==> run a: inputs <==
// stopwatch
module stopwatch(clk, rst, btnS, btnR, sw, an, seg);
input clk;
input rst;
input btnS, btnR;
input [7:0] sw;
output reg [3:0] an;
output reg [7:0] seg;
reg [3:0] seg_value;
wire [3:0] seg3, seg2, seg1, seg0;
reg adj_sec;
reg adj;
reg digits_on;
wire one_hz_clk;
wire two_hz_clk;
wire segment_clk;
wire blink_clk;
wire debounce_clk;
wire one_hz_rise;
wire two_hz_rise;
wire segment_rise;
wire blink_rise;
wire debounce_rise;
reg [31:0] sec_counter;
reg [1:0] seg_index;
clock #(.start_time(0), .end_time(200)) my_one_hz_clk(.in(clk), .rst(rst), .out(one_hz_clk), .rise(one_hz_rise));
clock #(.start_time(0), .end_time(100)) my_two_hz_clk(.in(clk), .rst(rst), .out(two_hz_clk), .rise(two_hz_rise));
clock #(.start_time(0), .end_time(4)) my_segment_clk(.in(clk), .rst(rst), .out(segment_clk), .rise(segment_rise));
clock #(.start_time(0), .end_time(20)) my_blink_clk(.in(clk), .rst(rst), .out(blink_clk), .rise(blink_rise));
clock #(.start_time(0), .end_time(10)) my_debounce_clk(.in(clk), .rst(rst), .out(debounce_clk), .rise(debounce_rise));
wire [1:0] next_index = seg_index + 2'd1;
assign seg0 = (sec_counter % 60)  % 10;
assign seg1 = (sec_counter % 60)  / 10;
assign seg2 = (sec_counter / 60)  % 10;
assign seg3 = (sec_counter / 600) % 10;
always @(*) begin
    case (next_index)
        0: seg_value = (digits_on || ~sw[1]) ? seg0 : 10;
        1: seg_value = (digits_on || ~sw[1]) ? seg1 : 10;
        2: seg_value = (digits_on ||  sw[1]) ? seg2 : 10;
        default: seg_value = (digits_on ||  sw[1]) ? seg3 : 10;
    endcase
end
always @(posedge clk) begin
    if (rst) begin
        adj_sec   <= 1'b0;
        adj       <= 1'b0;
        seg_index <= 2'd0;
        an        <= 4'b1111;
        seg       <= 8'b11111111;
    end else if (segment_rise) begin
        adj_sec   <= sw[1];
        adj       <= sw[0];
        seg_index <= next_index;
        an        <= ~(4'b0001 << next_index);
        case (seg_value)
            0: seg <= ~8'b11111100;
  ...
clock: 23.0 ns
lec_check: 0
abc_area: 1
cap_margin: 30
core_margin: 5
core_utilization: 40
max_routing_layer: met4
slew_margin: 20
run.sh (not shown) runs the stock make flow with config.mk's settings and CLKGATE_MAP_FILE=.
==> run b: changes against run a <==
- ABC_AREA: 1 -> default
- CAP_MARGIN: 30 -> 20
- CORE_MARGIN: 5 -> 2
- MAX_ROUTING_LAYER: met4 -> default
==> flow/constraint.sdc (replaced) <==
create_clock -name core_clock -period 27.9 [get_ports {clk}]
set_input_delay 5.5800 -clock core_clock [delete_from_list [all_inputs] [get_ports {clk}]]
set_output_delay 5.5800 -clock core_clock [all_outputs]
set_load 0.01 [all_outputs]
==> run c: changes against run a <==
- CAP_MARGIN: 30 -> 20
- CORE_MARGIN: 5 -> 2
- CORE_UTILIZATION: 40 -> 72
- CTS_CLUSTER_DIAMETER: default -> 148
- CTS_CLUSTER_SIZE: default -> 99
- MAX_ROUTING_LAYER: met4 -> default
- SETUP_SLACK_MARGIN: default -> -1.28
==> flow/constraint.sdc (replaced) <==
create_clock -name core_clock -period 15.5 [get_ports {clk}]
set_input_delay 3.1000 -clock core_clock [delete_from_list [all_inputs] [get_ports {clk}]]
set_output_delay 3.1000 -clock core_clock [all_outputs]
set_load 0.01 [all_outputs]
==> comparison table <==
quantity                                                              run a                    run b                 run c
Average detailed-routed wire length per instance                   12.03 um                 17.38 um                     -
H-tree levels                                                             1                        1                     -
Overall die area                                                72110 sq um              77960 sq um           38690 sq um
Setup slack of the most critical reg-to-reg path                    2.75 ns                  2.67 ns                     -
Critical Path Start Type                                               flop                     flop                     -
HP Class                                                       flop to flop             flop to flop                     -
Met3 Usage GRT                                                       1.524%                   1.489%                     -
Met2 track utilization from global routing                           28.36%                   37.43%                     -
Sum of routed wire length over all layers                          62350 um                 91230 um                     -
Sinks on the clock net                                                  218                      218                     -
Area of the core                                                65980 sq um              74700 sq um           36610 sq um
Clock tree from TritonCTS                                              done                     done                     -
Stage-log warning count                                                  70                       69                     -
Total met2 wirelength after detailed routing                       27370 um                 41270 um                     -
Routed length on met1                                              30820 um                 43670 um                     -
GP Congestion                                                        0.9527                   0.9092                 1.057
Number of signal-net inverters in the final layout                      598                      180                     -
Run status                                          complete, no violations  complete, no violations        did not finish
Last stage reached                                                        -                        -  clock tree synthesis
Final worst slack                                                  2.752 ns                 2.670 ns                     -
Combined flip-flop and latch cell area                           4380 sq um               4364 sq um                     -
Number of hold buffers added after cts                                    0                        0                     -
